===== flow/run.sh =====
#!/bin/bash
# the make line also repeats each setting of config.mk as NAME=value (left out here)
make -C /OpenROAD-flow-scripts/flow DESIGN_CONFIG=/design/flow/config.mk WORK_HOME=/design/flow/orfs CLKGATE_MAP_FILE= finish

===== flow/config.mk =====
export PLATFORM = sky130hd
export DESIGN_NAME = tb_dp
export DESIGN_NICKNAME = tb_dp
export VERILOG_FILES = /design/flow/design.v
export SDC_FILE = /design/flow/constraint.sdc
export NUM_CORES = 4
export LEC_CHECK = 0
export CAP_MARGIN = 20
export CORE_MARGIN = 2
export CORE_UTILIZATION = 30
export SETUP_SLACK_MARGIN = 0.5
export SLEW_MARGIN = 20

===== flow/constraint.sdc =====
create_clock -name core_clock -period 10.0 [get_ports {clk}]
set_input_delay 2.0000 -clock core_clock [delete_from_list [all_inputs] [get_ports {clk}]]
set_output_delay 2.0000 -clock core_clock [all_outputs]
set_load 0.01 [all_outputs]

===== flow/design.v =====
module tb_dp #(
    parameter BHT_ENTERIES    = 128,
    parameter BTB_ENTERIES    = 32,
    parameter INSTR_SIZE_BYTE = 4
) 
(
    clk,
    rst_n,
    in_fetch_pc,
    in_fetch_nop,
    in_exe_pc,
    in_exe_nop,
    in_exe_branch_taken,
    in_exe_branch_offset,
    out_pc_offset,
    out_fetch_branch_taken
);
input clk;
input rst_n;
input in_fetch_nop;
input [INSTR_SIZE_BYTE*8-1 :0] in_fetch_pc;
input in_exe_nop;
input [INSTR_SIZE_BYTE*8-1 :0] in_exe_pc;
input in_exe_branch_taken;
input [INSTR_SIZE_BYTE*8-1 :0] in_exe_branch_offset;
output [INSTR_SIZE_BYTE*8-1 :0] out_pc_offset;
output out_fetch_branch_taken;
reg [1:0] bht_entry [0:BHT_ENTERIES-1];
reg [INSTR_SIZE_BYTE*8-1 :0] btb_entry [0:BTB_ENTERIES-1];
reg [24:0] btb_tag [0:BTB_ENTERIES-1];
assign out_pc_offset = btb_entry[in_fetch_pc[6:2]];
assign out_fetch_branch_taken = bht_entry[in_fetch_pc[8:2]][1]&&(btb_tag[in_fetch_pc[6:2]]==in_fetch_pc[31:7]);
always@(posedge clk or negedge rst_n) begin
    if(rst_n) begin
        if(!in_exe_nop) begin
            if(in_exe_branch_taken) begin
                bht_entry[in_exe_pc[8:2]]  <= (bht_entry[in_exe_pc[8:2]]==2'b11) ? bht_entry[in_exe_pc[8:2]] : bht_entry[in_exe_pc[8:2]] + 1'b1   ;
                btb_entry[in_exe_pc[6:2]]  <=  in_exe_branch_offset;
                btb_tag[in_exe_pc[6:2]]    <=  in_exe_pc[31:7];
            end
            else if(!in_exe_branch_taken) begin
                bht_entry[in_exe_pc[8:2]]  <= (bht_entry[in_exe_pc[8:2]]==2'b00) ? bht_entry[in_exe_pc[8:2]] : bht_entry[in_exe_pc[8:2]] - 1'b1   ;
            end
        end
    end
    else if(!rst_n) begin
        bht_entry[0]  <=   0 ;bht_entry[1]  <=   0 ;bht_entry[2]  <=   0 ;bht_entry[3]  <=   0 ;bht_entry[4]  <=   0 ;bht_entry[5]  <=   0 ;bht_entry[6]  <=   0 ;bht_entry[7]  <=   0 ;bht_entry[8]  <=   0 ;bht_entry[9]  <=   0 ;
        bht_entry[10]  <=   0 ;bht_entry[11]  <=   0 ;bht_entry[12]  <=   0 ;bht_entry[13]  <=   0 ;bht_entry[14]  <=   0 ;bht_entry[15]  <=   0 ;bht_entry[16]  <=   0 ;bht_entry[17]  <=   0 ;bht_entry[18]  <=   0 ;bht_entry[19]  <=   0 ;
        bht_entry[20]  <=   0 ;bht_entry[21]  <=   0 ;bht_entry[22]  <=   0 ;bht_entry[23]  <=   0 ;bht_entry[24]  <=   0 ;bht_entry[25]  <=   0 ;bht_entry[26]  <=   0 ;bht_entry[27]  <=   0 ;bht_entry[28]  <=   0 ;bht_entry[29]  <=   0 ;
        bht_entry[30]  <=   0 ;bht_entry[31]  <=   0 ;bht_entry[32]  <=   0 ;bht_entry[33]  <=   0 ;bht_entry[34]  <=   0 ;bht_entry[35]  <=   0 ;bht_entry[36]  <=   0 ;bht_entry[37]  <=   0 ;bht_entry[38]  <=   0 ;bht_entry[39]  <=   0 ;
        bht_entry[40]  <=   0 ;bht_entry[41]  <=   0 ;bht_entry[42]  <=   0 ;bht_entry[43]  <=   0 ;bht_entry[44]  <=   0 ;bht_entry[45]  <=   0 ;bht_entry[46]  <=   0 ;bht_entry[47]  <=   0 ;bht_entry[48]  <=   0 ;bht_entry[49]  <=   0 ;
        bht_entry[50]  <=   0 ;bht_entry[51]  <=   0 ;bht_entry[52]  <=   0 ;bht_entry[53]  <=   0 ;bht_entry[54]  <=   0 ;bht_entry[55]  <=   0 ;bht_entry[56]  <=   0 ;bht_entry[57]  <=   0 ;bht_entry[58]  <=   0 ;bht_entry[59]  <=   0 ;
        bht_entry[60]  <=   0 ;bht_entry[61]  <=   0 ;bht_entry[62]  <=   0 ;bht_entry[63]  <=   0 ;bht_entry[64]  <=   0 ;bht_entry[65]  <=   0 ;bht_entry[66]  <=   0 ;bht_entry[67]  <=   0 ;bht_entry[68]  <=   0 ;bht_entry[69]  <=   0 ;
        bht_entry[70]  <=   0 ;bht_entry[71]  <=   0 ;bht_entry[72]  <=   0 ;bht_entry[73]  <=   0 ;bht_entry[74]  <=   0 ;bht_entry[75]  <=   0 ;bht_entry[76]  <=   0 ;bht_entry[77]  <=   0 ;bht_entry[78]  <=   0 ;bht_entry[79]  <=   0 ;
        bht_entry[80]  <=   0 ;bht_entry[81]  <=   0 ;bht_entry[82]  <=   0 ;bht_entry[83]  <=   0 ;bht_entry[84]  <=   0 ;bht_entry[85]  <=   0 ;bht_entry[86]  <=   0 ;bht_entry[87]  <=   0 ;bht_entry[88]  <=   0 ;bht_entry[89]  <=   0 ;
        bht_entry[90]  <=   0 ;bht_entry[91]  <=   0 ;bht_entry[92]  <=   0 ;bht_entry[93]  <=   0 ;bht_entry[94]  <=   0 ;bht_entry[95]  <=   0 ;bht_entry[96]  <=   0 ;bht_entry[97]  <=   0 ;bht_entry[98]  <=   0 ;bht_entry[99]  <=   0 ;
        bht_entry[100]  <=   0 ;bht_entry[101]  <=   0 ;bht_entry[102]  <=   0 ;bht_entry[103]  <=   0 ;bht_entry[104]  <=   0 ;bht_entry[105]  <=   0 ;bht_entry[106]  <=   0 ;bht_entry[107]  <=   0 ;bht_entry[108]  <=   0 ;bht_entry[109]  <=   0 ;
        bht_entry[110]  <=   0 ;bht_entry[111]  <=   0 ;bht_entry[112]  <=   0 ;bht_entry[113]  <=   0 ;bht_entry[114]  <=   0 ;bht_entry[115]  <=   0 ;bht_entry[116]  <=   0 ;bht_entry[117]  <=   0 ;bht_entry[118]  <=   0 ;bht_entry[119]  <=   0 ;
        bht_entry[120]  <=   0 ;bht_entry[121]  <=   0 ;bht_entry[122]  <=   0 ;bht_entry[123]  <=   0 ;bht_entry[124]  <=   0 ;bht_entry[125]  <=   0 ;bht_entry[126]  <=   0 ;bht_entry[127]  <=   0 ;
        btb_entry[0]  <=   0;
        btb_tag[0]    <=   0;
        btb_entry[1]  <=   0;
        btb_tag[1]    <=   0;
        btb_entry[2]  <=   0;
        btb_tag[2]    <=   0;
        btb_entry[3]  <=   0;
        btb_tag[3]    <=   0;
        btb_entry[4]  <=   0;
        btb_tag[4]    <=   0;
        btb_entry[5]  <=   0;
        btb_tag[5]    <=   0;
        btb_entry[6]  <=   0;
        btb_tag[6]    <=   0;
        btb_entry[7]  <=   0;
        btb_tag[7]    <=   0;
        btb_entry[8]  <=   0;
        btb_tag[8]    <=   0;
        btb_entry[9]  <=   0;
        btb_tag[9]    <=   0;
        btb_entry[10]  <=   0;
        btb_tag[10]    <=   0;
        btb_entry[11]  <=   0;
        btb_tag[11]    <=   0;
        btb_entry[12]  <=   0;
        btb_tag[12]    <=   0;
        btb_entry[13]  <=   0;
        btb_tag[13]    <=   0;
        btb_entry[14]  <=   0;
        btb_tag[14]    <=   0;
        btb_entry[15]  <=   0;
        btb_tag[15]    <=   0;
        btb_entry[16]  <=   0;
        btb_tag[16]    <=   0;
        btb_entry[17]  <=   0;
        btb_tag[17]    <=   0;
        btb_entry[18]  <=   0;
        btb_tag[18]    <=   0;
        btb_entry[19]  <=   0;
        btb_tag[19]    <=   0;
        btb_entry[20]  <=   0;
        btb_tag[20]    <=   0;
        btb_entry[21]  <=   0;
        btb_tag[21]    <=   0;
        btb_entry[22]  <=   0;
        btb_tag[22]    <=   0;
        btb_entry[23]  <=   0;
        btb_tag[23]    <=   0;
        btb_entry[24]  <=   0;
        btb_tag[24]    <=   0;
        btb_entry[25]  <=   0;
        btb_tag[25]    <=   0;
        btb_entry[26]  <=   0;
        btb_tag[26]    <=   0;
        btb_entry[27]  <=   0;
        btb_tag[27]    <=   0;
        btb_entry[28]  <=   0;
        btb_tag[28]    <=   0;
        btb_entry[29]  <=   0;
        btb_tag[29]    <=   0;
        btb_entry[30]  <=   0;
        btb_tag[30]    <=   0;
        btb_entry[31]  <=   0;
        btb_tag[31]    <=   0;
    end
end
endmodule

==> notes.md, run 1 <==
impl run done, here's what came out: Worst path slowest cell nor2_4, R2R depth 10, sequential element share of the synthesized area 55.9%, P_int between 15 and 20 mW, CP startpoint kind input pin, Syn-to-layout area delta 15.4%, normalized max-slew margin between 15 and 20%, switch share ~25%, Top pwr grp registers, Most Crowded Layer GR met2, Crit path max-delay family simple AND/OR/NAND/NOR gates, met3 Use GR 4.50%, Pre-Place Util a little under a third, CTS sink count about 2100, mux share a little under a quarter, Core ar. ~310000 um2, count leader, synth dfrtp_1, # port buffers approximately 130, CTS Buf Count 219, worst path required time 8.00 ns, Rows 204, Logic pwr share 10.2%, RSZ-0062 raised after global routing false, post-synth top area share 55.9%, overall global routing resource usage a little under a quarter, initial antenna violation count 28, gr ovfl total 0, CP Buf/Inv Count 4, Pwr Density a little under 200 nW/um2, cell type with the largest total area dfrtp_1, Clk pwr share between 40 and 50%, final hold violation count 0, IR Drop Worst-Case VDD approximately 170 uV, synthesized area ~93000 um2, Synth Flop Type dfrtp_1, Clock transition at path regs ~0.05 ns, cell count after synthesis between 7000 and 8000, filler instances 30200, XOR Share, Synth less than 1%, CTS tree built, comb pwr around 2.1 mW, DRT Pass-1 Iters 8, OpenROAD warning count 56, R2R Path End bht_entry[120][1], largest net degree at the start of global routing approximately 180, detailed-placement wirelength estimate about 220000 um, vias in the first global route between 60000 and 70000, crit path time final roughly 9.5 ns, Main logic family multiplexers, syn_nets between 7000 and 8000, Post-CTS Hold Fix Bufs 0, flip-flops with a built-in enable 0, fin area ~110000 um2, outcome timing/DRC/antenna clean, FF-to-FF Start bht_entry[7][1], most frequent cell on the critical path buf_4, Placement Cell Area 99600 um2, Setup crit start in_fetch_pc[6], Slew Viols, Final 0, f_max 105 MHz, Async S/R FF share, synth 100%, Slew @ Worst Pin ~1.3 ns, 1st-iter DRT viols between 7000 and 8000, Max Root-Sink Buffers 3, top cells by count dfrtp_1, mux2_2, a22oi_1, Final Total Pwr around 21 mW, Synth flops ~2100, and+or+nand+nor area frac between 7 and 8%, clock latency on the worst-skew pair 0.89 ns, cycle use final between 90% and 100%, Post-Synth AOI/OAI Area roughly a tenth, drt total wl ~370000 um, Clock Tree Root clkbuf_16, post-layout net count around 7600, Hold Crit Endpoint bht_entry[125][0], Setup TNS 0 ns, DR vias/cell between 5 and 6, Vias around 69000, register share of total power a little under half, WP depth 13, hold path startpoint bht_entry[125][0], critical path type input pin to primary output, # IOs roughly 130, Power Clock slightly below 9 mW, Post-Route Skew between 0.03 and 0.04 ns, Worst Setup End Kind primary output, crit-path cells clkbuf_4, or3b_1, nor2_4, buf_4, a22oi_1, nand2_1, nor4_1, a31oi_1, xor2_1, or4_1, nor4_2, buf_4, clkdlybuf4s50_1, remaining routing DRC violations 0, routed len/inst between 30 and 40 um, first-pass GRT wire length between 500000 and 600000 um, static leakage ~50 nW, Adder Share, Synth 0.0107%, Worst Hold Depth 2, Die Area around 310000 um2, yosys stat cell total approximately 7600, met2 GRT Util a little over a third, met1 Track Usage GR between 20% and 30%, Critical Path Fanout Max 29, R2R setup slack 5.52 ns, Die Y between 500 and 600 um, Psw roughly 5.3 mW, HP Class register to register, setup-violating endpoint count in the final report 0, Seq power around 10 mW, routability cong. approximately 0.94, Max Cap Viol 0, WHS between 0.4 and 0.5 ns, Core Util, Final 34.8%, Avg Synthesized Cell Area ~12 um2, Yosys chip area between 90000 and 100000 um2, CP arrival between 7 and 8 ns, die width 561 um, Post-DRT Antenna Nets 0, Cell Type Count ~83, top cells by area dfrtp_1, mux2_2, a22oi_1, nand2_1, o21ai_0, CTS H-tree lvls 4, Largest stage delay, worst path roughly 0.95 ns, Synth warnings 4, CP endpoint out_fetch_branch_taken
-- layer usage --
metal  wire length (um)  share of wire, %  vias to the layer above
li1                   -                 -                    27700
met1             147000                40                    36600
met2             171000                46                     3600
met3              30900               8.4                      970
met4              19500               5.3                       16
met5                 92             0.025                        -
-- final cells by class --
class                   count  area [um2]  area share (%)
diodes                     11        27.5          0.0256
clock buffers             320        6490            6.04
clock inverters            86        1350            1.26
inverters                  24        90.1          0.0838
multi-input cells        4773       38900            36.2
flip-flops and latches   2080       52000            48.4
well taps                4120        5150            4.80
repair buffers            398        3440            3.20
-- per-stage QoR --
stage | worst slack [ns] | cells
after floorplan | 3.30 | 7590
after global placement | 0.126 | 11400
after detailed placement | 0.216 | 11400
after CTS | 0.501 | 11800
after global routing | 0.521 | 11800
final | 0.451 | 11800
-- repair_timing --
action                                  in CTS  in global routing
gates resized                                1                  3
endpoints found under the hold margin        0                  0
gates cloned                                 0                  0
setup buffers                                7                  0
pin swaps                                    3                  0
endpoints found under the setup margin       1                  1
==> run 2, diff against run 1 <==
Settings changed: CORE_UTILIZATION 30 to 72, CTS_CLUSTER_DIAMETER from default to 319, CTS_CLUSTER_SIZE from default to 96, PLACE_DENSITY from default to 0.4, SETUP_SLACK_MARGIN 0.5 to 0.87.
Clock period 10.0 ns to 4.87 ns, I/O delays scaled along.
==> run 2 against run 1 <==
  * Synthesized cell count is the same
  * The run now fails in global routing
  * Synthesized area is the same
  * Die area shrank 58%
==> notes.md, run 2 <==
yosys + openroad results -> outcome stopped before the end, failing step global routing, top cells by area dfrtp_1, mux2_2, a22oi_1, nand2_1, o21ai_0, post-synth top area share 55.9% (unchanged), synthesized area 93100 um2 (unchanged), syn_nets 7691 (unchanged), Max Root-Sink Buffers 3 (unchanged), Synth warnings 4 (unchanged), routability cong. 1.05 (+11%), CTS Buf Count 25 (-89%), count leader, synth dfrtp_1, Rows 131 (-36%), CTS H-tree lvls 1 (-3), Yosys chip area 93100 um2 (unchanged), Clock Tree Root clkbuf_16, Adder Share, Synth 0.0107% (unchanged), Synth flops 2080 (unchanged), # IOs 134 (unchanged), cell type with the largest total area dfrtp_1, die width 364 um (-35%), Async S/R FF share, synth 100% (unchanged), Post-CTS Hold Fix Bufs 0 (unchanged), placed cell count 9552 (-16%), Pre-Place Util 72.7% (+43 points), Main logic family multiplexers, mux share 22.6% (unchanged), cell count after synthesis 7590 (unchanged), sequential element share of the synthesized area 55.9% (unchanged), flip-flops with a built-in enable 0 (unchanged), Synth Flop Type dfrtp_1, detailed-placement wirelength estimate 248000 um (+15%), CTS sink count 2080 (unchanged), top cells by count dfrtp_1, mux2_2, a22oi_1, Placement Cell Area 102000 um2 (+2.9%), Die Y 364 um (-35%), Avg Synthesized Cell Area 12.3 um2 (unchanged), Die Area 132000 um2 (-58%), Core ar. 128000 um2 (-59%), yosys stat cell total 7590 (unchanged), # port buffers 128 (unchanged), XOR Share, Synth 0.0846% (unchanged), and+or+nand+nor area frac 7.67% (unchanged), Cell Type Count 83 (unchanged), Post-Synth AOI/OAI Area 10.5% (unchanged)
-- run 2: repair_timing --
action,CTS
pin swaps,100
gates cloned,6
setup buffers,54
endpoints found under the setup margin,33
gates resized,453
-- run 2: stage by stage --
stage	setup slack, ns	hold WS, ns
after floorplan	0.451	0.442
after global placement	-1.30	0.455
after detailed placement	-1.32	0.462
after CTS	-0.329	0.175
==> run 3, diff against run 2 <==
Settings changed: CORE_ASPECT_RATIO from default to 0.59, CORE_UTILIZATION 72 to 32, CTS_CLUSTER_DIAMETER 319 to 66, CTS_CLUSTER_SIZE 96 to default, HOLD_SLACK_MARGIN from default to 0.15, PLACE_DENSITY 0.4 to default, PLACE_DENSITY_LB_ADDON from default to 0.16, SETUP_SLACK_MARGIN 0.87 to default, SLEW_MARGIN 20 to 0.
Clock period 4.87 ns to 13.6 ns, I/O delays scaled along.
==> run 3 against run 2 <==
  * Now clean on timing, DRC and antenna
  * Synthesized area stayed put
  * Synthesized cell count unchanged
  * Die area is 120% higher
==> notes.md, run 3 <==
impl run done, here's what came out: Logic pwr share between 10 and 15%, critical path type input pin to primary output, CTS sink count 2080 (unchanged), Vias 68600, R2R depth 11, HP Class register to register, XOR Share, Synth 0.0846% (unchanged), Synth Flop Type dfrtp_1, switch share between 20% and 30%, crit-path cells buf_2, or3b_1, nor2_4, a221oi_1, nand3_1, nor4_2, mux2i_1, nand4_1, or4_1, nor4_1, buf_4, clkdlybuf4s50_1, Seq power around 7.4 mW, placed cell count 11100 (+16%), Syn-to-layout area delta 15.2%, Yosys chip area 93100 um2 (unchanged), Avg Synthesized Cell Area 12.3 um2 (unchanged), CP arrival 8.63 ns, Clock Tree Root clkbuf_16, Slew Viols, Final 0, Psw ~4 mW, Setup crit start in_fetch_pc[6], R2R Path End bht_entry[69][0], Top pwr grp registers, DRT Pass-1 Iters 6, cell type with the largest total area dfrtp_1, comb pwr 1.65 mW, cell count after synthesis 7590 (unchanged), Post-CTS Hold Fix Bufs 0 (unchanged), synthesized area 93100 um2 (unchanged), Pwr Density ~140 nW/um2, Max Root-Sink Buffers 4 (+1), DR vias/cell between 5 and 6, crit path time final 11.35 ns, CP Buf/Inv Count 3, Post-DRT Antenna Nets 0, post-synth top area share 55.9% (unchanged), Post-Synth AOI/OAI Area 10.5% (unchanged), Worst Hold Depth 2, largest net degree at the start of global routing about 160, drt total wl 409000 um, final hold violation count 0, Die Y 418 um (+15%), Post-Route Skew a little over 0.08 ns, clock latency on the worst-skew pair around 0.90 ns, cycle use final about 83%, Adder Share, Synth 0.0107% (unchanged), and+or+nand+nor area frac 7.67% (unchanged), Synth flops 2080 (unchanged), WP depth 12, CTS Buf Count 209 (+740%), Layout Cells excl Fill between 10000 and 15000, Critical Path Fanout Max 30, Async S/R FF share, synth 100% (unchanged), CTS H-tree lvls 4 (+3), count leader, synth dfrtp_1, Max Cap Viol 0, post-layout net count around 7600, 1st-iter DRT viols approximately 8300, Clk pwr share about two fifths, Clock transition at path regs ~0.06 ns, routability cong. 0.970 (-7.4%), Setup TNS 0 ns, top cells by area dfrtp_1, mux2_2, a22oi_1, nand2_1, o21ai_0, P_int between 10 and 15 mW, normalized max-slew margin 11.0%, routed len/inst roughly 35 um, CP endpoint out_fetch_branch_taken, register share of total power around 50%, initial antenna violation count 38, hold path startpoint bht_entry[50][0], static leakage 48.9 nW, # port buffers 128 (unchanged), Core ar. 290000 um2 (+130%), outcome timing/DRC/antenna clean, # IOs 134 (unchanged), worst path required time 10.88 ns, CTS tree built, Slew @ Worst Pin between 1 and 1.5 ns, Power Clock 6.10 mW, Main logic family multiplexers, IR Drop Worst-Case VDD roughly 110 uV, mux share 22.6% (unchanged), R2R setup slack roughly 9.3 ns, die width 706 um (+94%), Largest stage delay, worst path slightly below 1 ns, post-CTS setup buffers 0 (-100%), Synth warnings 4 (unchanged), vias in the first global route between 60000 and 70000, Rows 152 (+16%), Hold Crit Endpoint bht_entry[50][0], # resized after CTS 0 (-100%), CP startpoint kind input pin, overall global routing resource usage 27.1%, Die Area 295000 um2 (+120%), top cells by count dfrtp_1, mux2_2, a22oi_1, Cell Type Count 83 (unchanged), remaining routing DRC violations 0, syn_nets 7691 (unchanged), RSZ-0062 raised after global routing false, sequential element share of the synthesized area 55.9% (unchanged), first-pass GRT wire length between 500000 and 600000 um, yosys stat cell total 7590 (unchanged), detailed-placement wirelength estimate 237000 um (-4.6%), f_max 88.1 MHz, Core Util, Final 37.0%, Pre-Place Util 32.1% (-41 points), Worst Setup End Kind primary output, FF-to-FF Start bht_entry[60][1], setup-violating endpoint count in the final report 0, gr ovfl total 0, OpenROAD warning count approximately 60, Crit path max-delay family simple AND/OR/NAND/NOR gates, Worst path slowest cell nor4_2, flip-flops with a built-in enable 0 (unchanged)
==> run 3: layout make-up <==
| type | instances | area [um2] |
|---|---|---|
| sequential | 2080 | 52000 |
| fill | 28000 | 183000 |
| clock inverter | 62 | 797 |
| multi-input combinational | 4773 | 38900 |
| tap | 3850 | 4820 |
| antenna | 10 | 25.0 |
| clock buffer | 314 | 6170 |
| inverter | 24 | 90.1 |
| timing repair buffer | 428 | 4490 |
==> run 3: routing by layer <==
metal  vias up  routed length, um  track usage (%)
li1      27800                  -                -
met1     37000             191000             41.0
met2      3283             169000             38.6
met3       548              39600             6.98
met4         8               9620             5.89
met5         -                 47                0
==> run 3: metrics by stage <==
step | power [mW] | setup WS [ns] | area, um2 | hold WS, ns
floorplan | 8.33 | 5.46 | 93100 | 0.442
global placement | 8.98 | 2.22 | 99200 | 0.455
detailed placement | 9.08 | 2.21 | 99500 | 0.463
CTS | 15.2 | 2.21 | 106000 | 0.477
global route | 15.7 | 2.27 | 107000 | 0.500
finish | 15.1 | 2.25 | 107000 | 0.478
==> run 4, diff against run 3 <==
Settings changed: ABC_AREA from default to 1, CORE_ASPECT_RATIO 0.59 to 0.9, CORE_UTILIZATION 32 to 72, CTS_CLUSTER_DIAMETER 66 to 199, CTS_CLUSTER_SIZE from default to 14, HOLD_SLACK_MARGIN 0.15 to default, PLACE_DENSITY_LB_ADDON 0.16 to 0.14, SETUP_SLACK_MARGIN from default to 0.49, SLEW_MARGIN 0 to 40.
Clock period 13.6 ns to 2.75 ns, I/O delays scaled along.
==> run 4 against run 3 <==
  * The flow now stops in global routing
  * Synthesized area increased by 1.3%
  * Die area decreased by 55%
  * Synthesized cell count increased by 57%
==> notes.md, run 4 <==
yosys + openroad results -> cell count after synthesis 11900 (+57%), routability cong. 1.06 (+9.7%), mux share 0% (-23 points), CTS H-tree lvls 4 (unchanged), cell type with the largest total area dfrtp_1, XOR Share, Synth 0% (-0.085 points), Core ar. 129000 um2 (-55%), die width 386 um (-45%), Synth Flop Type dfrtp_1, gr ovfl total 8, Die Area 134000 um2 (-55%), detailed-placement wirelength estimate 257000 um (+8.8%), Main logic family simple AND/OR/NAND/NOR gates, Synth warnings 4 (unchanged), top cells by count nand2_1, dfrtp_1, o21ai_0, syn_nets 12000 (+56%), Error [ERROR GRT-0116] Global routing finished with congestion. Check the congestion regions in the DRC Viewer., Rows 125 (-18%), Max Root-Sink Buffers 3 (-1), failing step global routing, Post-Synth AOI/OAI Area 13.3% (+2.8 points), Avg Synthesized Cell Area 7.91 um2 (-36%), Adder Share, Synth 0% (-0.011 points), outcome stopped before the end, Cell Type Count 37 (-55%), Yosys chip area 94300 um2 (+1.3%), Clock Tree Root clkbuf_16, # IOs 134 (unchanged), Async S/R FF share, synth 100% (unchanged), Synth flops 2080 (unchanged), CTS sink count 2080 (unchanged), flip-flops with a built-in enable 0 (unchanged), sequential element share of the synthesized area 55.2% (-0.72 points), count leader, synth nand2_1, Placement Cell Area 107000 um2 (+7.8%), Pre-Place Util 72.8% (+41 points), Die Y 347 um (-17%), synthesized area 94300 um2 (+1.3%), CTS Buf Count 166 (-21%), post-synth top area share 55.2% (-0.72 points), yosys stat cell total 11900 (+57%), top cells by area dfrtp_1, nand2_1, o21ai_0, nor2_1, clkbuf_1, and+or+nand+nor area frac 26.1% (+18 points), # port buffers 128 (unchanged), overall global routing resource usage 75.4%
-- run 4: routing by layer --
layer | GRT overflow | track usage, %
met1 | 0 | 78.9
met2 | 1 | 90.1
met3 | 2 | 59.7
met4 | 5 | 69.7
met5 | 0 | 35.4
-- run 4: per-stage QoR --
step	cells	total power [mW]	setup slack, ns
4_1_cts	14500	67.5	-0.784
3_5_place_dp	14100	44.9	-2.02
3_3_place_gp	14100	44.1	-2.04
2_1_floorplan	11900	40.5	0.190
-- run 4: timing repair --
| action | 4_1_cts |
|---|---|
| buffers inserted | 129 |
| hold endpoints to repair | 33 |
| gates cloned | 25 |
| resized | 827 |
| hold buffers | 1 |
| pin swaps | 257 |
| endpoints found under the setup margin | 294 |
==> run 5, diff against run 4 <==
Settings changed: ABC_AREA 1 to 0, CELL_PAD_IN_SITES_DETAIL_PLACEMENT from default to 1, CELL_PAD_IN_SITES_GLOBAL_PLACEMENT from default to 2, CORE_ASPECT_RATIO 0.9 to 0.8, CORE_UTILIZATION 72 to 40, CTS_CLUSTER_DIAMETER 199 to default, CTS_CLUSTER_SIZE 14 to default, GPL_ROUTABILITY_DRIVEN from default to 0, GPL_TIMING_DRIVEN from default to 0, HOLD_SLACK_MARGIN from default to 0.12, MIN_ROUTING_LAYER from default to met2, PLACE_DENSITY_LB_ADDON 0.14 to 0.05, SETUP_SLACK_MARGIN 0.49 to default, SLEW_MARGIN 40 to 35.
Clock period 2.75 ns to 17.2 ns, I/O delays scaled along.
==> run 5 against run 4 <==
  * Synthesized cell count down 36%
  * Die area up 77%
  * The flow again stops in global routing
  * Synthesized area down 1.3%
==> notes.md, run 5 <==
yosys + openroad results -> outcome stopped before the end, failing step global routing, Error [ERROR GRT-0116] Global routing finished with congestion. Check the congestion regions in the DRC Viewer., and+or+nand+nor area frac 7.67% (-18 points), top cells by count dfrtp_1, mux2_2, a22oi_1, synthesized area 93100 um2 (-1.3%), gr ovfl total 26, Async S/R FF share, synth 100% (unchanged), count leader, synth dfrtp_1, CTS H-tree lvls 4 (unchanged), syn_nets 7691 (-36%), die width 543 um (+41%), cell type with the largest total area dfrtp_1, Placement Cell Area 104000 um2 (-3.5%), overall global routing resource usage 69.8%, yosys stat cell total 7590 (-36%), flip-flops with a built-in enable 0 (unchanged), placed cell count 11000 (-22%), Rows 158 (+26%), Post-CTS Hold Fix Bufs 0 (-1), Die Y 436 um (+25%), CTS Buf Count 227 (+37%), Synth Flop Type dfrtp_1, sequential element share of the synthesized area 55.9% (+0.72 points), CTS sink count 2080 (unchanged), post-CTS setup buffers 0 (-100%), Avg Synthesized Cell Area 12.3 um2 (+55%), Clock Tree Root clkbuf_16, DP Worst Slack 3.85 ns (+5.87 ns), cell count after synthesis 7590 (-36%), # port buffers 125 (-2.3%), detailed-placement wirelength estimate 354000 um (+37%), Adder Share, Synth 0.0107% (+0.011 points), post-synth top area share 55.9% (+0.72 points), Cell Type Count 83 (+120%), Core ar. 232000 um2 (+79%), mux share 22.6% (+23 points), Post-Synth AOI/OAI Area 10.5% (-2.8 points), Yosys chip area 93100 um2 (-1.3%), Synth warnings 4 (unchanged), XOR Share, Synth 0.0846% (+0.085 points), top cells by area dfrtp_1, mux2_2, a22oi_1, nand2_1, o21ai_0, Max Root-Sink Buffers 4 (+1), # IOs 134 (unchanged), Die Area 237000 um2 (+77%), Synth flops 2080 (unchanged), Main logic family multiplexers, Pre-Place Util 40.2% (-33 points), # resized after CTS 0 (-100%)
-- run 5: layer usage --
| metal | overflow | GRT usage [%] |
|---|---|---|
| met5 | 6 | 62.9 |
| met1 | - | - |
| met2 | 0 | 71.7 |
| met4 | 1 | 45.1 |
| met3 | 19 | 83.1 |
==> run 6, diff against run 5 <==
Settings changed: ABC_AREA 0 to default, CELL_PAD_IN_SITES_DETAIL_PLACEMENT 1 to default, CELL_PAD_IN_SITES_GLOBAL_PLACEMENT 2 to default, CORE_ASPECT_RATIO 0.8 to default, CORE_UTILIZATION 40 to 69, CTS_CLUSTER_SIZE from default to 14, GPL_ROUTABILITY_DRIVEN 0 to default, GPL_TIMING_DRIVEN 0 to default, HOLD_SLACK_MARGIN 0.12 to default, MIN_ROUTING_LAYER met2 to default, PLACE_DENSITY_LB_ADDON 0.05 to default, SETUP_SLACK_MARGIN from default to 0.5, SLEW_MARGIN 35 to 20.
Clock period 17.2 ns to 5.34 ns, I/O delays scaled along.
==> run 6 against run 5 <==
  * The layout now fails its checks (setup timing)
  * Synthesized area is the same
  * Synthesized cell count stayed put
  * Die area decreased by 42%
==> notes.md, run 6 <==
impl run done, here's what came out: Setup crit start in_fetch_pc[6], gr ovfl total 0, RSZ-0062 raised after global routing true, die width 371 um (-32%), vias in the first global route 75400, critical path type input pin to primary output, count leader, synth dfrtp_1, Synth Flop Type dfrtp_1, routed len/inst around 37 um, cycle use final 105%, switch share approximately 26%, Cell Type Count 83 (unchanged), logic area roughly 39000 um2, CP arrival roughly 4.6 ns, Slew @ Worst Pin about 1.2 ns, worst path required time about 4.3 ns, Rows 134 (-15%), CTS tree built, normalized max-slew margin approximately a fifth, Largest stage delay, worst path approximately 0.53 ns, flip-flops with a built-in enable 0 (unchanged), fin area 110000 um2, cell type with the largest total area dfrtp_1, final setup margin -0.289 ns, CTS sink count 2080 (unchanged), DRT Pass-1 Iters 9, CP endpoint out_fetch_branch_taken, cell count after synthesis 7590 (unchanged), P_int between 20 and 30 mW, Clock transition at path regs about 0.070 ns, storage element area 52000 um2, Syn-to-layout area delta 18.0%, HP Class input pin to async pin, crit-path cells buf_12, buf_4, and3b_4, and3_1, a2111oi_4, nand4_1, o31ai_2, xor2_1, buf_4, nand3_2, or4_4, nor4_4, buf_4, buf_6, layout check failures setup timing, f_max approximately 180 MHz, Yosys chip area 93100 um2 (unchanged), # port buffers 128 (+2.4%), R2R Path End bht_entry[57][1], Logic pwr share between 10% and 20%, Final Total Pwr 38.3 mW, overall global routing resource usage between 50 and 60%, Setup TNS -0.289 ns, WP depth 14, Pre-Place Util 69.7% (+29 points), top cells by count dfrtp_1, mux2_2, a22oi_1, Crit path max-delay family simple AND/OR/NAND/NOR gates, # IOs 134 (unchanged), Pwr Density 348 nW/um2, Post-Synth AOI/OAI Area 10.5% (unchanged), Die Y 371 um (-15%), post-layout net count around 8100, Avg Synthesized Cell Area 12.3 um2 (unchanged), detailed-placement wirelength estimate 223000 um (-37%), Slew Viols, Final 0, crit path time final approximately 5.6 ns, DP Worst Slack -1.42 ns (-5.26 ns), WHS 0.189 ns, Main logic family multiplexers, CP Buf/Inv Count 5, yosys stat cell total 7590 (unchanged), OpenROAD warning count 52, first-pass GRT wire length ~520000 um, mux share 22.6% (unchanged), Critical Path Fanout Max 17, post-synth top area share 55.9% (unchanged), drt total wl 366000 um, R2R setup slack roughly 2 ns, sequential element share of the synthesized area 55.9% (unchanged), Synth flops 2080 (unchanged), IR Drop Worst-Case VDD 351 uV, Clk pwr share about two fifths, comb pwr ~4.5 mW, Core ar. 134000 um2 (-42%), Post-CTS Hold Fix Bufs 0 (unchanged), Die Area 138000 um2 (-42%), Clock Tree Root clkbuf_16, static leakage 51.8 nW, XOR Share, Synth 0.0846% (unchanged), most frequent cell on the critical path buf_4, Worst path slowest cell or4_4, setup-violating endpoint count in the final report 1, remaining routing DRC violations 0, met3 Use GR about a fifth, Async S/R FF share, synth 100% (unchanged), largest net degree at the start of global routing between 150 and 200, CP startpoint kind input pin, 1st-iter DRT viols between 10000 and 15000, Adder Share, Synth 0.0107% (unchanged), Max Root-Sink Buffers 3 (-1), Top pwr grp registers, routability cong. about 1.1, R2R depth 11, Vias about 75000, Synth warnings 4 (unchanged), CTS H-tree lvls 4 (unchanged), synthesized area 93100 um2 (unchanged), Seq power 19.0 mW, Post-Route Skew roughly 0.030 ns, CTS Buf Count 203 (-11%), and+or+nand+nor area frac 7.67% (unchanged), Post-DRT Antenna Nets 0, FF-to-FF Start bht_entry[77][1], top cells by area dfrtp_1, mux2_2, a22oi_1, nand2_1, o21ai_0, Worst Setup End Kind primary output, clock latency on the worst-skew pair between 0.8 and 0.9 ns, initial antenna violation count 21, met2 GRT Util approximately three quarters, syn_nets 7691 (unchanged), DR vias/cell ~7.5, Most Crowded Layer GR met2, met1 Track Usage GR between 60 and 70%, final hold violation count 0, register share of total power between 40% and 50%, Psw 9.89 mW, Power Clock ~15 mW, outcome complete, but fails checks, Placement Cell Area 101000 um2 (-2.5%), filler instances 7281, Max Cap Viol 0
[run 6: layer usage]
layer | up-vias | wire, um
li1 | 28700 | -
met1 | 37500 | 126000
met2 | 6451 | 153000
met3 | 2111 | 55000
met4 | 12 | 32200
met5 | - | 87
[run 6: area by class of cell]
type                    instances  area share, %
diodes                         15         0.0342
repair buffers                881           8.34
flip-flops and latches       2080           47.4
multi-input cells            4773           35.9
inverters                      24         0.0820
well taps                    1768           2.01
clock inverters                60          0.681
clock buffers                 306           5.58
[run 6: stage by stage]
stage | utilization, % | instances
5_1_grt | 82.2 | 9896
6_report | 82.2 | 9907
3_3_place_gp | 75.6 | 9438
3_5_place_dp | 75.5 | 9439
4_1_cts | 81.9 | 9868
2_1_floorplan | - | 7590
[run 6: timing repair]
action                                  CTS  global route
resized                                 258            66
gates cloned                              4             4
buffers inserted                         59            20
endpoints found under the setup margin   33            14
pin swaps                                46            35
==> run 7, diff against run 6 <==
Settings changed: CORE_UTILIZATION 69 to 48, CTS_CLUSTER_SIZE 14 to default.
Clock period 5.34 ns to 9.57 ns, I/O delays scaled along.
==> run 7 against run 6 <==
  * The run now finishes clean
  * First-iteration DRC count decreased by 26%
  * Die area increased by 43%
  * Clock skew decreased by 0.0023 ns
  * Sequential power decreased by 45%
  * Register-to-register slack improved by 3.5 ns
  * Power decreased by 44%
  * Wire length decreased by 1.2%
  * Clock power decreased by 42%
==> notes.md, run 7 <==
impl run done, here's what came out: detailed-placement wirelength estimate 209000 um (-6.1%), sequential element share of the synthesized area 55.9% (unchanged), # port buffers 128 (unchanged), Main logic family multiplexers, synthesized area 93100 um2 (unchanged), Final Total Pwr 21.3 mW (-44%), DRT Pass-1 Iters 6 (-3), overall global routing resource usage 36.3% (-17 points), f_max approximately 110 MHz, Vias 68500 (-8.4%), Logic pwr share 10.4% (-1.3 points), Most Crowded Layer GR met2, crit-path cells buf_2, buf_4, nand3_2, nor2_4, buf_4, a22oi_1, nand4_1, or4_1, o32a_1, nand4_1, or4_1, nor4_1, clkdlybuf4s50_1, final setup margin 0.357 ns (+0.646 ns), Pre-Place Util 48.4% (-21 points), CTS Buf Count 218 (+7.4%), Worst path slowest cell nor2_4, outcome timing/DRC/antenna clean, initial antenna violation count 18 (-14%), met2 GRT Util 56.2% (-18 points), Async S/R FF share, synth 100% (unchanged), Psw 5.45 mW (-45%), die width 444 um (+20%), cell count after synthesis 7590 (unchanged), WP depth 13 (-1), Die Y 444 um (+20%), syn_nets 7691 (unchanged), routability cong. 0.987 (-9.3%), Seq power 10.5 mW (-45%), XOR Share, Synth 0.0846% (unchanged), R2R Path End bht_entry[119][0], met1 Track Usage GR 49.8% (-18 points), Crit path max-delay family simple AND/OR/NAND/NOR gates, CTS sink count 2080 (unchanged), CP Buf/Inv Count 4 (-1), DR vias/cell 6.70 (-11%), count leader, synth dfrtp_1, placed cell count 9801 (+3.8%), clock latency on the worst-skew pair 0.88 ns (+0.02 ns), FF-to-FF Start bht_entry[30][1], routed len/inst 35.4 um (-4.2%), Pwr Density 203 nW/um2 (-42%), cycle use final 96.3% (-9.1 points), setup-violating endpoint count in the final report 0 (-1), P_int 15.9 mW (-44%), CTS H-tree lvls 4 (unchanged), top cells by area dfrtp_1, mux2_2, a22oi_1, nand2_1, o21ai_0, Post-Synth AOI/OAI Area 10.5% (unchanged), Clock transition at path regs 0.06 ns (about the same), Post-DRT Antenna Nets 0 (unchanged), Slew Viols, Final 0 (unchanged), Slew @ Worst Pin 1.23 ns (+0.0433 ns), static leakage 48.6 nW (-6.2%), Setup crit start in_fetch_pc[4], Setup TNS 0 ns (+0.289 ns), remaining routing DRC violations 0 (unchanged), IR Drop Worst-Case VDD 191 uV (-45%), Clock Tree Root clkbuf_16, 1st-iter DRT viols 7956 (-26%), Core ar. 193000 um2 (+44%), drt total wl 362000 um (-1.2%), crit path time final 9.21 ns, CP endpoint out_fetch_branch_taken, gr ovfl total 0 (unchanged), top cells by count dfrtp_1, mux2_2, a22oi_1, fin area 105000 um2 (-4.5%), RSZ-0062 raised after global routing false, post-synth top area share 55.9% (unchanged), Max Root-Sink Buffers 3 (unchanged), Worst Hold Depth 2, final hold violation count 0 (unchanged), comb pwr 2.22 mW (-50%), Power Clock 8.61 mW (-42%), vias in the first global route 67900 (-9.9%), Avg Synthesized Cell Area 12.3 um2 (unchanged), cell type with the largest total area dfrtp_1, flip-flops with a built-in enable 0 (unchanged), normalized max-slew margin 17.8% (-2.8 points), largest net degree at the start of global routing 170 (+6.3%), Layout Cells excl Fill 10200 (+3.2%), Worst Setup End Kind primary output, first-pass GRT wire length 513000 um (-1.9%), critical path type input pin to primary output, DP Worst Slack 0.158 ns (+1.57 ns), Placement Cell Area 97700 um2 (-3.2%), and+or+nand+nor area frac 7.67% (unchanged), OpenROAD warning count 69 (+33%), Largest stage delay, worst path 0.76 ns (+0.23 ns), CTS tree built, Synth flops 2080 (unchanged), Core Util, Final 54.5% (-28 points), Max Cap Viol 0 (unchanged), HP Class register to register, Top pwr grp registers, Yosys chip area 93100 um2 (unchanged), Adder Share, Synth 0.0107% (unchanged), R2R setup slack 5.51 ns (+3.51 ns), WHS 0.472 ns (+0.283 ns), R2R depth 10 (-1), mux share 22.6% (unchanged), Critical Path Fanout Max 32 (+15), Cell Type Count 83 (unchanged), hold path startpoint bht_entry[63][0], Rows 161 (+20%), Die Area 198000 um2 (+43%), Hold Crit Endpoint bht_entry[63][0], Synth warnings 4 (unchanged), Synth Flop Type dfrtp_1, Post-CTS Hold Fix Bufs 0 (unchanged), worst path required time 7.66 ns (+3.39 ns), Clk pwr share 40.4% (+1.6 points), met3 Use GR 6.57% (-13 points), # IOs 134 (unchanged), CP startpoint kind input pin, post-layout net count 7600 (-5.8%), Syn-to-layout area delta 12.7%, CP arrival 7.30 ns (+2.74 ns), yosys stat cell total 7590 (unchanged), switch share 25.6% (-0.25 points), register share of total power 49.2% (-0.4 points), Post-Route Skew 0.0280 ns (-0.00227 ns)
## run 7: area by class of cell
| class | count | area, um2 |
|---|---|---|
| Clock buffer | 357 | 6720 |
| Inverter | 24 | 90.1 |
| Timing Repair Buffer | 402 | 3450 |
| Sequential cell | 2080 | 52000 |
| Antenna cell | 8 | 20.0 |
| Tap cell | 2526 | 3160 |
| Clock inverter | 51 | 524 |
| Multi-Input combinational cell | 4773 | 38900 |
| Fill cell | 16300 | 87700 |
## run 7: what timing repair did
action / CTS / global route
cloned: 0 / 0
buffers inserted: 2 / 0
gates resized: 7 / 2
setup endpoints to repair: 1 / 1
pin swaps: 1 / 0
## run 7: metal layers
metal,vias to the layer above,share of wire (%)
met5,-,0.012
met4,6,5.2
met3,922,8.7
met2,3464,46
met1,36300,41
li1,27700,-
==> run 8, diff against run 7 <==
Settings changed: CAP_MARGIN 20 to 35, CORE_ASPECT_RATIO from default to 0.71, CORE_UTILIZATION 48 to 72, CTS_CLUSTER_DIAMETER from default to 211, CTS_CLUSTER_SIZE from default to 14, MAX_ROUTING_LAYER from default to met4, PLACE_DENSITY from default to 0.64, SETUP_SLACK_MARGIN 0.5 to 0.45.
Clock period 9.57 ns to 5.35 ns, I/O delays scaled along.
==> run 8 against run 7 <==
  * The layout now fails its checks (setup timing)
  * Utilization grew 29 points
  * Design area is 2.4% higher
  * Die area down 33%
  * Synthesized cell count stayed put
  * Register-to-register slack worse by 3.8 ns
  * First-iteration DRC count rose by 70%
  * Largest power group unchanged
  * Power is 65% higher
  * Non-clock buffer count grew 499
  * Critical path type unchanged
  * Wire length grew 8.8%
==> notes.md, run 8 <==
impl run done, here's what came out: Max Cap Viol 0 (unchanged), f_max between 150 and 200 MHz, 1st-iter DRT viols 13600 (+70%), setup-violating endpoint count in the final report 1 (+1), Worst Setup End Kind primary output, Adder Share, Synth 0.0107% (unchanged), layout check failures setup timing, RSZ-0062 raised after global routing true, Post-DRT Antenna Nets 0 (unchanged), Slew Viols, Final 0 (unchanged), P_int 25.4 mW (+60%), Slew @ Worst Pin 1.27 ns (+0.0431 ns), CP arrival 4.59 ns (-2.71 ns), filler instances 5983 (-63%), Crit path max-delay family buffers and inverters, cell count after synthesis 7590 (unchanged), register share of total power 54.3% (+5.1 points), Power Clock 11.5 mW (+34%), normalized max-slew margin 14.3% (-3.5 points), initial antenna violation count 35 (+17), Die Area 132000 um2 (-33%), first-pass GRT wire length 551000 um (+7.3%), Pwr Density 327 nW/um2 (+61%), drt total wl 393000 um (+8.8%), cell type with the largest total area dfrtp_1, WP depth 17 (+4), switch share 27.7% (+2.1 points), crit-path cells buf_6, buf_12, or3_4, nor2_4, buf_4, buf_4, buf_6, a22oi_1, o21ai_0, or3_1, o22ai_4, buf_6, xnor2_1, or4_1, nor4_2, buf_4, buf_6, Setup TNS -0.315 ns (-0.315 ns), worst path required time 4.28 ns (-3.38 ns), OpenROAD warning count 69 (unchanged), CP startpoint kind input pin, gr ovfl total 0 (unchanged), crit path time final 5.66 ns, CTS tree built, Synth Flop Type dfrtp_1, Syn-to-layout area delta 15.4%, Largest stage delay, worst path 0.49 ns (-0.27 ns), Async S/R FF share, synth 100% (unchanged), Pre-Place Util 72.3% (+24 points), Post-Route Skew 0.0391 ns (+0.0112 ns), static leakage 50.7 nW (+4.2%), Synth warnings 4 (unchanged), CP Buf/Inv Count 8 (+4), final setup margin -0.315 ns (-0.672 ns), Psw 9.75 mW (+79%), vias in the first global route 79300 (+17%), post-layout net count 8048 (+5.9%), Top pwr grp registers, mux share 22.6% (unchanged), Final Total Pwr 35.2 mW (+65%), cycle use final 106% (+9.6 points), critical path type input pin to primary output, routability cong. 1.04 (+5.4%), routed len/inst 40.6 um (+15%), and+or+nand+nor area frac 7.67% (unchanged), Avg Synthesized Cell Area 12.3 um2 (unchanged), flip-flops with a built-in enable 0 (unchanged), final hold violation count 0 (unchanged), IR Drop Worst-Case VDD 296 uV (+55%), Synth flops 2080 (unchanged), Layout Cells excl Fill 9695 (-5.1%), remaining routing DRC violations 0 (unchanged), synthesized area 93100 um2 (unchanged), sequential element share of the synthesized area 55.9% (unchanged), Die Y 307 um (-31%), detailed-placement wirelength estimate 227000 um (+8.6%), count leader, synth dfrtp_1, Vias 77600 (+13%), Clock transition at path regs 0.06 ns (about the same), CTS sink count 2080 (unchanged), comb pwr 4.60 mW (+110%), Clock Tree Root clkbuf_16, FF-to-FF Start bht_entry[61][1], XOR Share, Synth 0.0846% (unchanged), Setup crit start in_fetch_pc[5], yosys stat cell total 7590 (unchanged), # IOs 134 (unchanged), most frequent cell on the critical path buf_6, R2R Path End bht_entry[101][1], Max Root-Sink Buffers 3 (unchanged), top cells by area dfrtp_1, mux2_2, a22oi_1, nand2_1, o21ai_0, placed cell count 9406 (-4.0%), DP Worst Slack -1.28 ns (-1.44 ns), overall global routing resource usage 60.0% (+24 points), Core ar. 129000 um2 (-33%), clock latency on the worst-skew pair 0.87 ns (about the same), DRT Pass-1 Iters 14 (+8), CTS H-tree lvls 4 (unchanged), top cells by count dfrtp_1, mux2_2, a22oi_1, Post-Synth AOI/OAI Area 10.5% (unchanged), # port buffers 128 (unchanged), largest net degree at the start of global routing 172 (+1.2%), Seq power 19.1 mW (+82%), Worst path slowest cell or4_1, post-synth top area share 55.9% (unchanged), Critical Path Fanout Max 19 (-41%), die width 431 um (-3.1%), HP Class input pin to async pin, WHS 0.117 ns (-0.355 ns), CTS Buf Count 166 (-24%), Logic pwr share 13.1% (+2.7 points), Clk pwr share 32.6% (-7.8 points), R2R setup slack 1.67 ns (-3.84 ns), syn_nets 7691 (unchanged), R2R depth 11 (+1), Main logic family multiplexers, Yosys chip area 93100 um2 (unchanged), outcome complete, but fails checks, Rows 111 (-31%), DR vias/cell 8.00 (+19%), CP endpoint out_fetch_branch_taken, Cell Type Count 83 (unchanged)
run 8: per-layer routing:
| metal | up-vias | share of wire, % | global-route usage (%) |
|---|---|---|---|
| met1 | 37800 | 32 | 73.4 |
| met4 | 0 | 10 | 42.8 |
| met3 | 3201 | 18 | 27.9 |
| li1 | 28500 | - | - |
| met2 | 8046 | 39 | 77.9 |
| met5 | - | 0 | - |
run 8: metrics by stage:
| stage | utilization [%] | area, um2 |
|---|---|---|
| floorplan | - | 93100 |
| global placement | 78.4 | 101000 |
| detailed placement | 78.7 | 101000 |
| CTS | 83.1 | 107000 |
| global route | 83.5 | 107000 |
| finish | 83.5 | 107000 |
run 8: layout make-up:
type                       instances  area (um2)  share of cell area [%]
antenna                           42         105                  0.0978
clock buffer                     169        4230                    3.93
clock inverter                    10         129                   0.120
inverter                          24        90.1                  0.0838
multi-input combinational       4774       39400                    36.7
sequential                      2080       52000                    48.4
tap                             1695        2120                    1.97
timing repair buffer             901        9340                    8.69
run 8: timing repair:
action / CTS / global route
buffers inserted: 44 / 6
gates resized: 210 / 62
hold buffers: 0 / 0
endpoints found under the setup margin: 33 / 23
hold endpoints to repair: 0 / 0
pin swaps: 42 / 9
cloned: 3 / 1
==> run 9, diff against run 8 <==
Settings changed: CAP_MARGIN 35 to 40, CORE_ASPECT_RATIO 0.71 to default, CTS_CLUSTER_DIAMETER 211 to 100, MAX_ROUTING_LAYER met4 to default, PLACE_DENSITY 0.64 to default, PLACE_DENSITY_LB_ADDON from default to 0.06, SETUP_SLACK_MARGIN 0.45 to 0.5.
Clock period 5.35 ns to 5.34 ns, I/O delays scaled along.
==> run 9 against run 8 <==
  * The layout still fails its checks (setup timing)
  * Cell count increased by 0.20%
  * Worst setup slack better by 0.042 ns
  * Sequential power is essentially flat
  * Design area is 0.68% higher
  * Via count down 3.8%
  * Synthesized area unchanged
  * Utilization up 1.1 points
  * Critical endpoint unchanged
  * Largest cell class unchanged
  * Clock-buffer cell count fell by 1
  * Die area about the same
==> notes.md, run 9 <==
impl run done, here's what came out: Vias 74600 (-3.8%), mux share 22.6% (unchanged), Worst Setup End Kind primary output, R2R depth 10 (-1), static leakage 51.0 nW (+0.67%), Adder Share, Synth 0.0107% (unchanged), top cells by count dfrtp_1, mux2_2, a22oi_1, R2R Path End bht_entry[82][1], Post-DRT Antenna Nets 0 (unchanged), Clk pwr share 32.6% (about the same), CP arrival 4.55 ns (-0.04 ns), detailed-placement wirelength estimate 217000 um (-4.5%), Crit path max-delay family simple AND/OR/NAND/NOR gates, die width 364 um (-16%), clock latency on the worst-skew pair 0.84 ns (-0.03 ns), Syn-to-layout area delta 16.2%, Setup crit start in_fetch_pc[6], cell type with the largest total area dfrtp_1, Worst path slowest cell or4_4, Pwr Density 321 nW/um2 (-1.8%), flip-flops with a built-in enable 0 (unchanged), count leader, synth dfrtp_1, overall global routing resource usage 53.8% (-6.2 points), Largest stage delay, worst path 0.57 ns (+0.08 ns), Max Root-Sink Buffers 3 (unchanged), HP Class input pin to async pin, CP startpoint kind input pin, WHS 0.193 ns (+0.0753 ns), CTS H-tree lvls 4 (unchanged), outcome complete, but fails checks, Critical Path Fanout Max 8 (-11), Die Y 364 um (+18%), and+or+nand+nor area frac 7.67% (unchanged), Async S/R FF share, synth 100% (unchanged), layout check failures setup timing, Clock transition at path regs 0.07 ns (about the same), Main logic family multiplexers, register share of total power 54.5% (+0.2 points), Layout Cells excl Fill 9714 (+0.20%), CP endpoint out_fetch_branch_taken, most frequent cell on the critical path buf_4, routability cong. 1.08 (+3.4%), Seq power 18.9 mW (about the same), setup-violating endpoint count in the final report 1 (unchanged), CP Buf/Inv Count 7 (-1), FF-to-FF Start bht_entry[7][1], remaining routing DRC violations 0 (unchanged), final hold violation count 0 (unchanged), gr ovfl total 0 (unchanged), Avg Synthesized Cell Area 12.3 um2 (unchanged), Slew @ Worst Pin 1.16 ns (-0.111 ns), post-layout net count 8055 (+0.087%), P_int 25.5 mW (+0.35%), met3 Use GR 20.1% (-7.9 points), # IOs 134 (unchanged), Synth Flop Type dfrtp_1, filler instances 6460 (+8.0%), sequential element share of the synthesized area 55.9% (unchanged), syn_nets 7691 (unchanged), Die Area 132000 um2 (about the same), Psw 9.26 mW (-5.0%), XOR Share, Synth 0.0846% (unchanged), CTS Buf Count 166 (unchanged), R2R setup slack 1.97 ns (+0.30 ns), Post-Synth AOI/OAI Area 10.5% (unchanged), met1 Track Usage GR 68.5% (-4.9 points), Clock Tree Root clkbuf_16, Core ar. 128000 um2 (-0.57%), WP depth 16 (-1), drt total wl 357000 um (-9.2%), Final Total Pwr 34.8 mW (-1.1%), Pre-Place Util 72.7% (+0.41 points), routed len/inst 36.8 um (-9.4%), final setup margin -0.273 ns (+0.0415 ns), Synth flops 2080 (unchanged), Yosys chip area 93100 um2 (unchanged), yosys stat cell total 7590 (unchanged), Power Clock 11.3 mW (about the same), cell count after synthesis 7590 (unchanged), DR vias/cell 7.68 (-4.0%), IR Drop Worst-Case VDD 343 uV (+16%), critical path type input pin to primary output, comb pwr 4.50 mW (-2%), Max Cap Viol 0 (unchanged), initial antenna violation count 18 (-49%), first-pass GRT wire length 512000 um (-7.1%), Core Util, Final 84.5% (+1.1 points), placed cell count 9433 (+0.29%), Top pwr grp registers, CTS tree built, Slew Viols, Final 0 (unchanged), # port buffers 128 (unchanged), Rows 131 (+18%), crit path time final about 5.6 ns, OpenROAD warning count 78 (+13%), worst path required time 4.27 ns (about the same), Setup TNS -0.273 ns (+0.0415 ns), met2 GRT Util 75.7% (-2.2 points), crit-path cells buf_12, buf_8, nand3b_1, buf_6, nor2_4, buf_4, a22oi_1, nand4_1, nor4_4, buf_4, a2bb2oi_1, nand4_1, or4_4, nor4_4, buf_4, buf_6, cycle use final 105% (-0.77 points), DRT Pass-1 Iters 9 (-5), 1st-iter DRT viols 11200 (-17%), f_max around 180 MHz, largest net degree at the start of global routing 162 (-5.8%), normalized max-slew margin 22.5% (+8.2 points), post-synth top area share 55.9% (unchanged), CTS sink count 2080 (unchanged), Cell Type Count 83 (unchanged), Post-Route Skew 0.0269 ns (-0.0123 ns), RSZ-0062 raised after global routing true, vias in the first global route 75500 (-4.7%), Logic pwr share 12.9% (-0.2 points), switch share 26.6% (-1.1 points), Most Crowded Layer GR met2, synthesized area 93100 um2 (unchanged), Synth warnings 4 (unchanged), top cells by area dfrtp_1, mux2_2, a22oi_1, nand2_1, o21ai_0
==> run 9: layout make-up <==
class	instances	area (um2)	area share [%]
repair buffers	909	9820	9.07
clock inverters	14	215	0.199
multi-input cells	4773	39600	36.6
well taps	1729	2160	2.00
diodes	17	42.5	0.0393
inverters	24	90.1	0.0832
clock buffers	168	4200	3.88
flip-flops and latches	2080	52000	48.1
==> run 9: what timing repair did <==
action,in CTS,in global routing
pin swaps,44,42
hold buffers,0,0
cloned,2,5
buffers inserted,46,24
resized,232,121
endpoints found under the setup margin,33,27
==> run 9: layer usage <==
layer  vias to the layer above  share of wire (%)
met5                         -              0.041
met1                     37300                 34
met4                        18                9.1
met3                      2195                 15
li1                      28500                  -
met2                      6675                 42
==> run 9: through the flow <==
stage | worst slack [ns] | instance area [um2]
2_1_floorplan | 0.576 | 93100
3_3_place_gp | -1.41 | 101000
6_report | -0.273 | 108000
3_5_place_dp | -1.46 | 101000
5_1_grt | -0.247 | 108000
4_1_cts | -0.119 | 107000
==> run 10, diff against run 9 <==
Settings changed: ABC_AREA from default to 1, CAP_MARGIN 40 to 20, CTS_CLUSTER_DIAMETER 100 to default, CTS_CLUSTER_SIZE 14 to default, PLACE_DENSITY from default to 0.4, PLACE_DENSITY_LB_ADDON 0.06 to default, SETUP_SLACK_MARGIN 0.5 to 0.87, TNS_END_PERCENT from default to 10.
Clock period 5.34 ns to 4.87 ns, I/O delays scaled along.
==> run 10 against run 9 <==
  * The run now finishes clean
  * Clock-buffer cell count is 133 higher
  * Sequential power is about 10% higher
  * Cell count is 45% higher
  * Critical path type unchanged
  * Largest cell class unchanged
==> notes.md, run 10 <==
impl run done, here's what came out: Setup TNS 0 ns (+0.273 ns), CP Buf/Inv Count 7 (unchanged), setup-violating endpoint count in the final report 0 (-1), comb pwr 4.40 mW (-2%), FF-to-FF Start bht_entry[74][1], Largest stage delay, worst path 0.20 ns (-0.37 ns), CTS H-tree lvls 4 (unchanged), CP endpoint out_fetch_branch_taken, Main logic family simple AND/OR/NAND/NOR gates, filler instances 7293 (+13%), crit-path cells buf_8, nand2_2, buf_6, nor2_4, buf_6, buf_4, nand3_1, buf_4, nand2_1, nor2_1, nand2_1, nor2_1, nand2_1, nand3_1, nand2_1, nor2_1, nand2_2, nor2_2, nand2_2, nor2_4, buf_6, buf_6, IR Drop Worst-Case VDD 383 uV (+12%), Setup crit start in_fetch_pc[5], count leader, synth nand2_1, and+or+nand+nor area frac 26.1% (+18 points), storage element area 52000 um2 (unchanged), 1st-iter DRT viols 16200 (+44%), Rows 132 (+0.76%), post-synth top area share 55.2% (-0.72 points), sequential element share of the synthesized area 55.2% (-0.72 points), WHS 0.144 ns (-0.0483 ns), top cells by area dfrtp_1, nand2_1, o21ai_0, nor2_1, clkbuf_1, remaining routing DRC violations 0 (unchanged), HP Class input pin to async pin, Clock transition at path regs 0.06 ns (about the same), R2R Path End bht_entry[15][1], Top pwr grp registers, Crit path max-delay family simple AND/OR/NAND/NOR gates, cell type with the largest total area dfrtp_1, R2R setup slack 2.30 ns (+0.33 ns), initial antenna violation count 23 (+5), CTS Buf Count 200 (+20%), Core Util, Final 85.6% (+1.0 points), top cells by count nand2_1, dfrtp_1, o21ai_0, yosys stat cell total 11900 (+57%), Synth warnings 4 (unchanged), detailed-placement wirelength estimate 219000 um (+0.77%), drt total wl 378000 um (+5.9%), Die Y 366 um (+0.64%), Async S/R FF share, synth 100% (unchanged), Slew Viols, Final 0 (unchanged), DRT Pass-1 Iters 14 (+5), Power Clock 16.2 mW (+43%), Post-Synth AOI/OAI Area 13.3% (+2.8 points), Max Root-Sink Buffers 3 (unchanged), XOR Share, Synth 0% (-0.085 points), Synth Flop Type dfrtp_1, largest net degree at the start of global routing 147 (-9.3%), logic area 38700 um2 (-2.5%), clock latency on the worst-skew pair 0.87 ns (+0.03 ns), CP arrival 3.60 ns (-0.95 ns), Psw 11.2 mW (+21%), cell count after synthesis 11900 (+57%), RSZ-0062 raised after global routing true, crit path time final about 4.6 ns, Worst Setup End Kind primary output, P_int 30.0 mW (+18%), overall global routing resource usage 56.2% (+2.4 points), first-pass GRT wire length 563000 um (+9.9%), R2R depth 15 (+5), Post-Route Skew 0.0354 ns (+0.00851 ns), WP depth 22 (+6), Post-DRT Antenna Nets 0 (unchanged), Max Cap Viol 0 (unchanged), flip-flops with a built-in enable 0 (unchanged), gr ovfl total 0 (unchanged), synthesized area 94300 um2 (+1.3%), Clk pwr share 39.2% (+6.6 points), register share of total power 50.1% (-4.4 points), Logic pwr share 10.7% (-2.2 points), outcome timing/DRC/antenna clean, die width 366 um (+0.64%), # IOs 134 (unchanged), Vias 95200 (+28%), Syn-to-layout area delta 17.8%, Seq power 20.7 mW (+10%), # port buffers 128 (unchanged), Yosys chip area 94300 um2 (+1.3%), Pwr Density 371 nW/um2 (+15%), Synth flops 2080 (unchanged), CTS sink count 2080 (unchanged), Clock Tree Root clkbuf_16, worst path required time 3.90 ns (-0.37 ns), post-layout net count 12200 (+52%), Slew @ Worst Pin 1.26 ns (+0.0958 ns), Die Area 134000 um2 (+1.3%), critical path type input pin to primary output, syn_nets 12000 (+56%), routed len/inst 26.9 um (-27%), cycle use final 93.9% (-11 points), final hold violation count 0 (unchanged), OpenROAD warning count 100 (+28%), Avg Synthesized Cell Area 7.91 um2 (-36%), Adder Share, Synth 0% (-0.011 points), Pre-Place Util 72.7% (-0.078 points), Core ar. 130000 um2 (+1.4%), normalized max-slew margin 16.1% (-6.4 points), routability cong. 1.02 (-4.9%), CP startpoint kind input pin, mux share 0% (-23 points), vias in the first global route 93500 (+24%), DR vias/cell 6.77 (-12%), Worst path slowest cell buf_6, Cell Type Count 37 (-55%), switch share 27.1% (+0.50 points), static leakage 56.5 nW (+11%), Critical Path Fanout Max 12 (+4), CTS tree built, f_max about 220 MHz
==> run 10: what timing repair did <==
item	CTS	global route
resized	388	94
setup endpoints to repair	33	33
cloned	14	2
pin swaps	101	62
hold buffers	0	0
buffers inserted	74	17
==> run 10: per-stage QoR <==
step,power (mW),setup slack (ns),cells,area [um2]
floorplan,22.8,1.19,11900,94300
global placement,24.4,-0.747,13600,101000
detailed placement,24.8,-0.678,13600,101000
CTS,40.7,0.615,14000,111000
global route,42.4,0.292,14000,111000
finish,41.2,0.299,14100,111000
==> run 10: per-layer routing <==
metal | global-route usage [%] | up-vias | routed length (um)
met1 | 68.4 | 44400 | 120000
met4 | 46.7 | 24 | 41400
met5 | 0.0712 | - | 167
met2 | 78.5 | 8757 | 153000
met3 | 22.9 | 3047 | 64400
li1 | - | 39000 | -
==> run 10: area by class of cell <==
| type | instances | share of cell area, % |
|---|---|---|
| diodes | 25 | 0.0563 |
| clock buffers | 301 | 5.39 |
| clock inverters | 63 | 0.684 |
| inverters | 437 | 1.51 |
| multi-input cells | 8548 | 34.8 |
| flip-flops and latches | 2080 | 46.9 |
| well taps | 1742 | 1.96 |
| repair buffers | 868 | 8.75 |
| repair inverters | 1 | 0.00788 |
==> run 11, diff against run 10 <==
Settings changed: ABC_AREA 1 to default, CAP_MARGIN 20 to 5, CTS_CLUSTER_SIZE from default to 14, PLACE_DENSITY 0.4 to 0.39, SETUP_SLACK_MARGIN 0.87 to 1.6, TNS_END_PERCENT 10 to default.
Clock period 4.87 ns to 5.4 ns, I/O delays scaled along.
==> run 11 against run 10 <==
  * Now fails the layout checks on setup timing
  * Utilization grew 1.5 points
  * Worst hold slack improved by 0.021 ns
  * Sequential cell count unchanged
  * Via count fell by 15%
  * Non-clock buffer count rose by 62
  * Critical endpoint unchanged
==> notes.md, run 11 <==
impl run done, here's what came out: Post-Route Skew 0.0345 ns (-0.000895 ns), RSZ-0062 raised after global routing true, clock latency on the worst-skew pair 0.87 ns (about the same), met1 Track Usage GR 69.8% (+1.4 points), post-layout net count 8110 (-34%), Final Total Pwr 38.6 mW (-6.3%), IR Drop Worst-Case VDD 349 uV (-8.9%), Slew Viols, Final 0 (unchanged), overall global routing resource usage 58.4% (+2.2 points), Die Y 364 um (-0.64%), FF-to-FF Start bht_entry[30][1], routed len/inst 41.0 um (+52%), sequential element share of the synthesized area 55.9% (+0.72 points), CTS H-tree lvls 4 (unchanged), static leakage 52.3 nW (-7.5%), Clock Tree Root clkbuf_16, top cells by area dfrtp_1, mux2_2, a22oi_1, nand2_1, o21ai_0, Seq power 19.0 mW (-8%), Yosys chip area 93100 um2 (-1.3%), HP Class input pin to async pin, Core Util, Final 87.1% (+1.5 points), comb pwr 4.70 mW (+6.8%), # IOs 134 (unchanged), CTS tree built, Syn-to-layout area delta 19.7%, Die Area 132000 um2 (-1.3%), and+or+nand+nor area frac 7.67% (-18 points), filler instances 5232 (-28%), initial antenna violation count 34 (+48%), placed cell count 9390 (-31%), Logic pwr share 12.2% (+1.5 points), CTS sink count 2080 (unchanged), Cell Type Count 83 (+120%), CP endpoint out_fetch_branch_taken, Layout Cells excl Fill 9934 (-29%), flip-flops with a built-in enable 0 (unchanged), R2R depth 11 (-4), Synth warnings 4 (unchanged), Post-DRT Antenna Nets 0 (unchanged), die width 364 um (-0.64%), Most Crowded Layer GR met2, Pwr Density 346 nW/um2 (-6.6%), final hold violation count 0 (unchanged), XOR Share, Synth 0.0846% (+0.085 points), Vias 80600 (-15%), Worst Setup End Kind primary output, Clock transition at path regs 0.06 ns (about the same), P_int 28.0 mW (-6.7%), Max Root-Sink Buffers 3 (unchanged), mux share 22.6% (+23 points), R2R Path End bht_entry[57][1], Avg Synthesized Cell Area 12.3 um2 (+55%), Core ar. 128000 um2 (-1.4%), crit path time final between 5 and 6 ns, DR vias/cell 8.12 (+20%), f_max around 170 MHz, Power Clock 14.9 mW (-8%), final setup margin -0.507 ns (-0.805 ns), yosys stat cell total 7590 (-36%), CTS Buf Count 200 (unchanged), switch share 27.4% (+0.29 points), Max Cap Viol 0 (unchanged), Worst path slowest cell a22oi_1, synthesized area 93100 um2 (-1.3%), cell type with the largest total area dfrtp_1, Setup TNS -0.786 ns (-0.786 ns), count leader, synth dfrtp_1, # port buffers 128 (unchanged), DP Worst Slack -0.918 ns (-0.241 ns), Clk pwr share 38.7% (-0.5 points), remaining routing DRC violations 0 (unchanged), outcome complete, but fails checks, OpenROAD warning count 65 (-35%), 1st-iter DRT viols 15100 (-6.7%), Top pwr grp registers, WP depth 17 (-23%), register share of total power 49.2% (-0.9 points), CP startpoint kind input pin, vias in the first global route 80400 (-14%), Slew @ Worst Pin 1.30 ns (+0.0371 ns), critical path type input pin to primary output, detailed-placement wirelength estimate 212000 um (-3.3%), met3 Use GR 25.9% (+3.0 points), cycle use final 109% (+16 points), Rows 131 (-0.76%), drt total wl 407000 um (+7.6%), post-synth top area share 55.9% (+0.72 points), DRT Pass-1 Iters 13 (-1), Critical Path Fanout Max 11 (-1), setup-violating endpoint count in the final report 3 (+3), Synth flops 2080 (unchanged), Crit path max-delay family simple AND/OR/NAND/NOR gates, gr ovfl total 0 (unchanged), Main logic family multiplexers, Synth Flop Type dfrtp_1, Psw 10.6 mW (-5.3%), met2 GRT Util 80.0% (+1.5 points), layout check failures setup timing, normalized max-slew margin 13.3% (-2.7 points), Largest stage delay, worst path 0.42 ns (+0.22 ns), first-pass GRT wire length 553000 um (-1.8%), routability cong. 1.06 (+3.5%)
run 11: area by class of cell:
| class | instances | area [um2] | area share, % |
|---|---|---|---|
| Sequential cell | 2080 | 52000 | 46.7 |
| Multi-Input combinational cell | 4773 | 40100 | 36.0 |
| Timing Repair Buffer | 930 | 10100 | 9.07 |
| Clock buffer | 313 | 6130 | 5.50 |
| Tap cell | 1729 | 2160 | 1.94 |
| Clock inverter | 58 | 719 | 0.645 |
| Inverter | 24 | 93.8 | 0.0842 |
| Antenna cell | 27 | 67.6 | 0.0606 |
run 11: stage by stage:
step	hold WS, ns	instance area (um2)
after floorplan	0.442	93300
after global placement	0.455	101000
after detailed placement	0.464	101000
after CTS	0.261	110000
after global routing	0.198	111000
final	0.166	111000
run 11: layer usage:
metal | wire [um] | share of wire (%) | vias to the layer above
met5 | 871 | 0.21 | -
met2 | 161000 | 39 | 9141
met1 | 123000 | 30 | 38700
li1 | - | - | 28700
met4 | 49700 | 12 | 48
met3 | 73500 | 18 | 3996
run 11: what timing repair did:
action,CTS,global route
pin swaps,97,79
buffers inserted,80,54
endpoints found under the setup margin,287,270
resized,479,159
hold buffers,0,0
cloned,9,2
Power figures rest on the tool's default switching activity, not on a simulated workload.
